build 72:
==> flow/design.v <==
module PE (
    input              clk,
    input              CIM_en,
    input              STDW,  
    input              STDR,  
    input        [5:0] STD_A,  
    input        [3:0] weight_in,  
    input      [255:0] act_in,  
    output reg   [3:0] weight_out,  
    output reg  [13:0] PSUM  
);
reg  [255:0] weight;  
integer i;
always @(posedge clk) begin
    for (i = 0; i < 64; i = i+1) begin
        if (STDW && STD_A == i) begin  
            weight[4*i+3 -: 4] <= weight_in;
        end
    end
end
always@(*) begin
    weight_out = 4'b0;
    PSUM = 14'b0;
    if (STDW) begin  
    end
    else if (STDR) begin  
        weight_out = weight[4*STD_A+3 -: 4];
    end
    else begin  
        if (CIM_en) begin
            for (i = 0; i < 64; i = i+1) begin
                PSUM = PSUM + weight[4*i+3 -: 4] * act_in[4*i+3 -: 4];  
            end
        end
    end
end
endmodule
Settings: LEC_CHECK=0, CAP_MARGIN=40, CELL_PAD_IN_SITES_DETAIL_PLACEMENT=2, CORE_MARGIN=3, CORE_UTILIZATION=40, CTS_CLUSTER_SIZE=30, GPL_ROUTABILITY_DRIVEN=0, HOLD_SLACK_MARGIN=0.12, MAX_ROUTING_LAYER=met4, PLACE_DENSITY_LB_ADDON=0.21, SETUP_SLACK_MARGIN=0.66, SLEW_MARGIN=40; clock period 20.0 ns.
run.sh (not shown) runs the stock make flow with config.mk's settings and CLKGATE_MAP_FILE=.
Build 72 finished end to end and its layout was clean on timing, DRC and antenna.
Relative to build 72, the following input files were edited for build 60:
- CORE_MARGIN now 2, was 3
- CTS_CLUSTER_SIZE no longer set, was 30
- CELL_PAD_IN_SITES_DETAIL_PLACEMENT no longer set, was 2
- PLACE_DENSITY_LB_ADDON no longer set, was 0.21
- GPL_ROUTABILITY_DRIVEN no longer set, was 0
- MAX_ROUTING_LAYER no longer set, was met4
- SETUP_SLACK_MARGIN no longer set, was 0.66
- CAP_MARGIN now 20, was 40
- HOLD_SLACK_MARGIN no longer set, was 0.12
- SLEW_MARGIN now 20, was 40
- the clock period (ns, I/O delays scaled along) now 18.6, was 20.0
--- outcome ---
Higher area overhead of the layout relative to synthesis was reported by build 72, not build 60.
Build 60 finished all stages; the layout is clean.
Build 72 fits on a die that is larger than the die of build 60.
Build 72 -> build 60: critical path depth decreased by more than 10%
Compare build 60 and build 72 | transition time of the tightest slew-check pin higher: build 60
Summary: post-DP HPWL, build 60 better than build 72
What build 79 does differently from build 60 at the input level:
- CORE_UTILIZATION: 40 -> 67
Notes after the runs:
Build 79 reached the final stage; the timing, design-rule and antenna checks on its layout passed.
Diff build 60 -> build 79: global-route usage rose by 13 points; final design utilization rose by 29 points; count of hold-fix buffers inserted at cts stayed essentially flat.
Input-level comparison between build 66 and build 79:
- CORE_UTILIZATION now 72, was 67
- CTS_CLUSTER_SIZE now 10, previously not set
- ABC_AREA now 1, previously not set
- PLACE_DENSITY now 0.74, previously not set
- TNS_END_PERCENT now 5, previously not set
- the clock period (ns, I/O delays scaled along) now 7.17, was 18.6
## What came out
In build 66 the implementation completed, yet the final layout does not meet the checks, the culprit being setup timing. Cell depth of the worst setup path came out exactly the same in build 79 and build 66. Summary of build 66 over build 79: first-pass GRT wire length saw an increase; final area higher. Build 79 ended up with act_in[89] as its startpoint of the most critical setup path; build 66 ended up with act_in[46].
Inputs modified between build 66 and build 37:
- a change of CTS_CLUSTER_SIZE from 10 to 17
- a deleted PLACE_DENSITY that had been 0.74
- a deleted ABC_AREA that had been 1
- an added CTS_CLUSTER_DIAMETER of 88
- a deleted TNS_END_PERCENT that had been 5
- a change of the clock period (ns, I/O delays scaled along) from 7.17 to 10.8
Findings:
- Compared with build 66, build 37 ends up with a smaller final cell area.
- Compared with build 66, in build 37 final count of negative-setup-slack endpoints decreased 2, number of nets in the synthesized netlist decreased by 1287 relative to the old numbers, wire length reported by the detailed router went down by 4.1%, sequential share of layout area picked up an extra 0.53 points.
- Relative to build 66, the area growth from synthesis to layout of build 37 is lower by 0.88 points.
- Run comparison: build 66 capture point of the worst path PSUM[9]; build 37 capture point of the worst path PSUM[11]
- On detailed-route wire length per cell, the lower figure sits with build 66, not build 37.
- Finished, but not clean: build 37, with setup timing.
- Worst endpoint data arrival time (lower): build 66

## run A
Starts from the design.v that is shown in full above.
Settings: LEC_CHECK=0, CAP_MARGIN=30, CORE_MARGIN=2, CORE_UTILIZATION=72, MAX_ROUTING_LAYER=met4, PLACE_DENSITY_LB_ADDON=0.01, SLEW_MARGIN=20, TNS_END_PERCENT=40; clock period 10.7 ns.
STATUS run=run A STAGES=ALL_DONE FINAL_CHECKS=FAILED CAUSE=setup timing
Setup changes, run A to run B
- a deleted TNS_END_PERCENT that had been 40
- a deleted MAX_ROUTING_LAYER that had been met4
- a deleted PLACE_DENSITY_LB_ADDON that had been 0.01
- an added CTS_CLUSTER_SIZE of 96
- an added ABC_AREA of 1
- a change of CAP_MARGIN from 30 to 20
- a change of the clock period (ns, I/O delays scaled along) from 10.7 to 7.17
Findings:
- Completing all stages was not enough for run A: its layout failed the final checks because of setup timing.
- Layout checks on run B: not met. Flow itself completed; violations: setup timing.
- Measured against each other, run A and run B differ in final setup slack of the worst path, the lower figure coming from run B.
- Against run A, area after synthesis in run B rose by a few percent.
- Lower count of clock buffers in the final design among run A and run B: run B
- Growth of design area from synthesis to finish was lower in the run labelled run A.
- Die outline height (run B vs. run A) increases slightly
- Compared with run A, run B shows count of plain and timing-repair buffers higher by 9.4%.
- Comparing run A and run B, the higher placed wire-length estimate is on run B.
- The post-synthesis share of cell area spent on and-or and or-and gates reported for run B is smaller than that of run A by 0.56 points.
Input-level comparison between run C and run B:
- CTS_CLUSTER_SIZE no longer set, was 96
- CORE_UTILIZATION now 61, was 72
- ABC_AREA no longer set, was 1
- the clock period (ns, I/O delays scaled along) now 13.8, was 7.17
==> results <==
Ran to the end and failed final checks on setup timing: run C.
Run comparison: run C startpoint of the worst setup timing path act_in[40]; run B startpoint of the worst setup timing path act_in[85]
Compared with run B, in run C synthesized-area fraction occupied by and/or/nand/nor cells lower.
Per the comparison of run C with run B, area occupied by multi-input gates saw an increase, final wirelength saw a decrease, post-layout instance area saw a decrease.

// PE: RTL as listed in full above, without the edits since
Settings: LEC_CHECK=0, CAP_MARGIN=0, CELL_PAD_IN_SITES_GLOBAL_PLACEMENT=0, CORE_ASPECT_RATIO=1.57, CORE_MARGIN=2, CORE_UTILIZATION=72, CTS_CLUSTER_DIAMETER=28, CTS_CLUSTER_SIZE=50, GPL_ROUTABILITY_DRIVEN=1, MAX_ROUTING_LAYER=met4, PLACE_DENSITY_LB_ADDON=0.0, SETUP_SLACK_MARGIN=-2.0, SLEW_MARGIN=0, TNS_END_PERCENT=60; clock period 15.8 ns.
The starting point produced a layout that fails on negative setup slack.
Edit:
Settings changed: CORE_ASPECT_RATIO 1.57 to 0.91, SLEW_MARGIN 0 to 10.
After rerunning: The changed run completed, yet does not pass: negative setup slack. Final area went up by about 2.3%. Global-route usage rises by 1.1 points. Worst setup slack got worse by 17 ps. Via count increases by about 2.6%. Wire length went up by about 2.8%. Worst hold slack improves by 160 ps. Utilization is higher by 2.0 points. Sequential share of layout area decreases by 0.32 points.
Edit:
Settings changed: CAP_MARGIN 0 to 20, CELL_PAD_IN_SITES_GLOBAL_PLACEMENT 0 to not set, CORE_ASPECT_RATIO 0.91 to not set, CORE_UTILIZATION 72 to 45, CTS_CLUSTER_DIAMETER 28 to not set, CTS_CLUSTER_SIZE 50 to not set, GPL_ROUTABILITY_DRIVEN 1 to not set, MAX_ROUTING_LAYER met4 to not set, PLACE_DENSITY_LB_ADDON 0.0 to not set, SETUP_SLACK_MARGIN -2.0 to not set, SLEW_MARGIN 10 to 20, TNS_END_PERCENT 60 to not set.
Clock period 15.8 ns to 11.7 ns, I/O delays scaled along.
Outcome: The new run completed and failed the layout checks on negative setup slack. Synthesized area stays the same. Die area goes up by 59%. Cell count goes up by 13%. Wire length goes up by 0.45%. Setup slack gets worse by 1400 ps. Utilization goes down by 30 points.

== v43 ==
// PE: RTL as listed in full above, without the edits since
==> flow/config.mk <==
export PLATFORM = sky130hd
export DESIGN_NAME = PE
export DESIGN_NICKNAME = PE
export VERILOG_FILES = /design/flow/design.v
export SDC_FILE = /design/flow/constraint.sdc
export NUM_CORES = 4
export LEC_CHECK = 0
export CAP_MARGIN = 20
export CELL_PAD_IN_SITES_DETAIL_PLACEMENT = 2
export CORE_ASPECT_RATIO = 1.41
export CORE_MARGIN = 3
export CORE_UTILIZATION = 40
export CTS_CLUSTER_SIZE = 30
export GPL_ROUTABILITY_DRIVEN = 1
export HOLD_SLACK_MARGIN = 0.12
export MAX_ROUTING_LAYER = met4
export PLACE_DENSITY_LB_ADDON = 0.21
export SETUP_SLACK_MARGIN = 0.66
export SLEW_MARGIN = 40
==> flow/constraint.sdc <==
create_clock -name core_clock -period 20.0 [get_ports {clk}]
set_input_delay 4.0000 -clock core_clock [delete_from_list [all_inputs] [get_ports {clk}]]
set_output_delay 4.0000 -clock core_clock [all_outputs]
set_load 0.01 [all_outputs]
> inputs changed (v43 -> v2)
- swapping 3 for 2 in CORE_MARGIN
- clearing CORE_ASPECT_RATIO, which used to be 1.41
- clearing MAX_ROUTING_LAYER, which used to be met4
- clearing HOLD_SLACK_MARGIN, which used to be 0.12
- clearing PLACE_DENSITY_LB_ADDON, which used to be 0.21
- clearing SETUP_SLACK_MARGIN, which used to be 0.66
- clearing GPL_ROUTABILITY_DRIVEN, which used to be 1
- clearing CTS_CLUSTER_SIZE, which used to be 30
- swapping 40 for 20 in SLEW_MARGIN
- clearing CELL_PAD_IN_SITES_DETAIL_PLACEMENT, which used to be 2
### Flow results
- Clock buffer instance count of the final layout in v2 is 1 higher than in v43
- v2 vs v43, detailed-placement wirelength estimate went down by 34000 um.
- | final cell count | v43 vs v2 | ≈ equal |
- Comparing v43 and v2, post-layout worst setup margin is lower on v43.
- In v2, the met2 capacity usage during global routing came out 16 points below the value in v43.
- Changes observed in v2 relative to v43: die area decreased by about 1.2% relative to the old numbers, design area barely changed, count of buffers not belonging to the clock network in the layout now sits lower.
For v47, these inputs were changed with respect to v2:
- SETUP_SLACK_MARGIN newly set to 0.66
- CTS_CLUSTER_SIZE newly set to 81
- SLEW_MARGIN changed from 20 to 35
- CORE_MARGIN changed from 2 to 3
- CELL_PAD_IN_SITES_DETAIL_PLACEMENT newly set to 2
- PLACE_DENSITY_LB_ADDON newly set to 0.21
- CAP_MARGIN changed from 20 to 40
==> results <==
- Comparing v47 and v2, the lower fill cell total of the finished layout is on v2.
- Diff v2..v47 | maximum number of buffers from clock root to sink | unchanged
- The met3 track demand over resource in global routing of v47 is higher than that of v2.
- v47 against v2: relative area change from synthesis to final layout +0.29 points, non-clock buffer total of the final layout +10.
- v2 finished all stages; the layout is clean.
- Looking at the reports, v47 completed the entire flow and the layout it produced met the timing, design-rule and antenna checks.
Relative to v47, the following input files were edited for v54:
- PLACE_DENSITY now 0.69, previously not set
- TNS_END_PERCENT now 15, previously not set
- CTS_CLUSTER_DIAMETER now 370, previously not set
- CORE_UTILIZATION now 44, was 40
- CAP_MARGIN now 20, was 40
- SLEW_MARGIN now 20, was 35
- SETUP_SLACK_MARGIN no longer set, was 0.66
- CORE_MARGIN now 2, was 3
- CORE_ASPECT_RATIO now 1.42, previously not set
- CELL_PAD_IN_SITES_DETAIL_PLACEMENT no longer set, was 2
- CTS_CLUSTER_SIZE now 15, was 81
- PLACE_DENSITY_LB_ADDON no longer set, was 0.21
[summary]
Going from v47 to v54, fraction of the cycle the final worst path needs shrinks by 2.6 points.
Compared to v47, v54 shows a wider setup margin.
Re sequential share of cell area: v54 is 0.25 points up on v47.
Here is what was changed in the inputs of v29 compared with v54.
- removing CORE_ASPECT_RATIO (formerly 1.42)
- changing CORE_UTILIZATION from 44 to 40
- setting PLACE_DENSITY_LB_ADDON to 0.21 for the first time
- removing TNS_END_PERCENT (formerly 15)
- changing SLEW_MARGIN from 20 to 15
- removing CTS_CLUSTER_DIAMETER (formerly 370)
- removing PLACE_DENSITY (formerly 0.69)
- removing CTS_CLUSTER_SIZE (formerly 15)
==> results <==
Met2 demand-to-capacity share in global routing: higher on v54. The fmax of v54 and that of v29 are within noise of each other. Looking at logic depth of the worst path, buffers included across v29 and v54, the one that comes out higher is v54. Compare v29 and v54 | die outline area lower: v54. Going from v54 to v29, number of flops mapped to enable cells by yosys shows no meaningful change, worst hold margin rose 360 ps, average wire length per cell after detail routing shrank by 0.51 um. Summary of v29 over v54: non-clock buffer share of cell area flat, sum of negative setup slack shows no meaningful change. Cell area: v29 worse than v54. In the flow results for v29 and v54, the wire length of the first global-routing pass is larger on v29.

RTL: the design.v shown in full above, as it stands there.
clock: 20.0 ns
lec_check: 0
cap_margin: 20
cell_pad_in_sites_detail_placement: 2
core_margin: 3
core_utilization: 40
cts_cluster_size: 30
gpl_routability_driven: 1
hold_slack_margin: 0.12
max_routing_layer: met4
place_density_lb_addon: 0.21
setup_slack_margin: 0.66
slew_margin: 40
The baseline went through all stages and came out clean.
==> next run, changes <==
- CELL_PAD_IN_SITES_DETAIL_PLACEMENT: 2 -> unset
- CORE_ASPECT_RATIO: unset -> 1.42
- CORE_MARGIN: 3 -> 2
- CORE_UTILIZATION: 40 -> 44
- CTS_CLUSTER_DIAMETER: unset -> 100
- CTS_CLUSTER_SIZE: 30 -> 15
- GPL_ROUTABILITY_DRIVEN: 1 -> unset
- HOLD_SLACK_MARGIN: 0.12 -> unset
- MAX_ROUTING_LAYER: met4 -> unset
- PLACE_DENSITY: unset -> 0.69
- PLACE_DENSITY_LB_ADDON: 0.21 -> unset
- SETUP_SLACK_MARGIN: 0.66 -> unset
- SLEW_MARGIN: 40 -> 20
- TNS_END_PERCENT: unset -> 15
Setup slack gets better by 0.35 ns.
Die size drops by 10%.
Routed wire length drops by 23%.
Flip-flop count is unchanged.
Final area drops by 1.8%.
==> next run, changes <==
- CORE_UTILIZATION: 44 -> 57
- PLACE_DENSITY: 0.69 -> 0.41
The new run finished clean.
Global-route usage rose by 7.4 points.
Die area fell by 23%.
Worst setup slack improved by 0.15 ns.
Wire length fell by 2.9%.
First-iteration DRC count fell by 3.8%.
==> next run, changes <==
- CAP_MARGIN: 20 -> 40
- CORE_ASPECT_RATIO: 1.42 -> unset
- CORE_UTILIZATION: 57 -> 40
- CTS_CLUSTER_DIAMETER: 100 -> unset
- CTS_CLUSTER_SIZE: 15 -> 81
- PLACE_DENSITY: 0.41 -> unset
- PLACE_DENSITY_LB_ADDON: unset -> 0.21
- SLEW_MARGIN: 20 -> 35
- TNS_END_PERCENT: 15 -> unset
Wire length grows by 4.0%.
Global-route usage decreases by 9.5 points.
Synthesized area does not change.
Cell count rose by 8.8%.
First-iteration DRC count climbs by 6.8%.
Clock-buffer cell count climbs by 23.
Worst hold slack loses 0.085 ns.
Sequential share of layout area went down by 0.35 points.
Design area is higher by 2.4%.
Worst setup slack got worse by 0.16 ns.

## alpha
Starts from the design.v that is shown in full above.
==> flow/config.mk <==
export PLATFORM = sky130hd
export DESIGN_NAME = PE
export DESIGN_NICKNAME = PE
export VERILOG_FILES = /design/flow/design.v
export SDC_FILE = /design/flow/constraint.sdc
export NUM_CORES = 4
export LEC_CHECK = 0
export CAP_MARGIN = 20
export CELL_PAD_IN_SITES_GLOBAL_PLACEMENT = 1
export CORE_ASPECT_RATIO = 1.57
export CORE_MARGIN = 3
export CORE_UTILIZATION = 64
export GPL_ROUTABILITY_DRIVEN = 1
export MAX_ROUTING_LAYER = met4
export SLEW_MARGIN = 10
==> flow/constraint.sdc <==
create_clock -name core_clock -period 13.2 [get_ports {clk}]
set_input_delay 2.6400 -clock core_clock [delete_from_list [all_inputs] [get_ports {clk}]]
set_output_delay 2.6400 -clock core_clock [all_outputs]
set_load 0.01 [all_outputs]
Nothing crashed in alpha and all stages finished; the problem is that the final layout failed, the offending checks being setup timing.
[inputs] beta vs alpha
Settings: MAX_ROUTING_LAYER: met4 -> unset; CORE_MARGIN: 3 -> 2; CORE_UTILIZATION: 64 -> 23; CELL_PAD_IN_SITES_GLOBAL_PLACEMENT: 1 -> unset; GPL_ROUTABILITY_DRIVEN: 1 -> unset; SLEW_MARGIN: 10 -> 20; CORE_ASPECT_RATIO: 1.57 -> unset; the clock period (ns, I/O delays scaled along): 13.2 -> 22.6.
[summary]
- beta reached the final stage; the timing, design-rule and antenna checks on its layout passed.
- From alpha to beta, number of clock sinks did not move at all.
- Taking alpha as the reference, in beta total wirelength of the detailed-routed design now larger, register fraction of the total cell area now smaller, number of nets in the final layout now smaller.
- [compare] base=alpha new=beta: clock input transition at the sequential cells of the worst setup and hold paths fell by 0.02 ns; via count fell by 4.8%.
> inputs changed (beta -> gamma)
Settings: an added CTS_CLUSTER_DIAMETER of 100; an added CTS_CLUSTER_SIZE of 15; a change of CORE_UTILIZATION from 23 to 40; an added PLACE_DENSITY_LB_ADDON of 0.09; an added TNS_END_PERCENT of 15; a change of the clock period (ns, I/O delays scaled along) from 22.6 to 20.0.
## What came out
Number of cells on the critical path for gamma: 6.3% down relative to beta
On final worst-path setup slack: gamma sits below beta.
Against beta, the final cell area of gamma is lower.
Row worst max-slew margin expressed relative to the limit: gamma higher / beta lower
Routed wire length ends up lower on gamma.
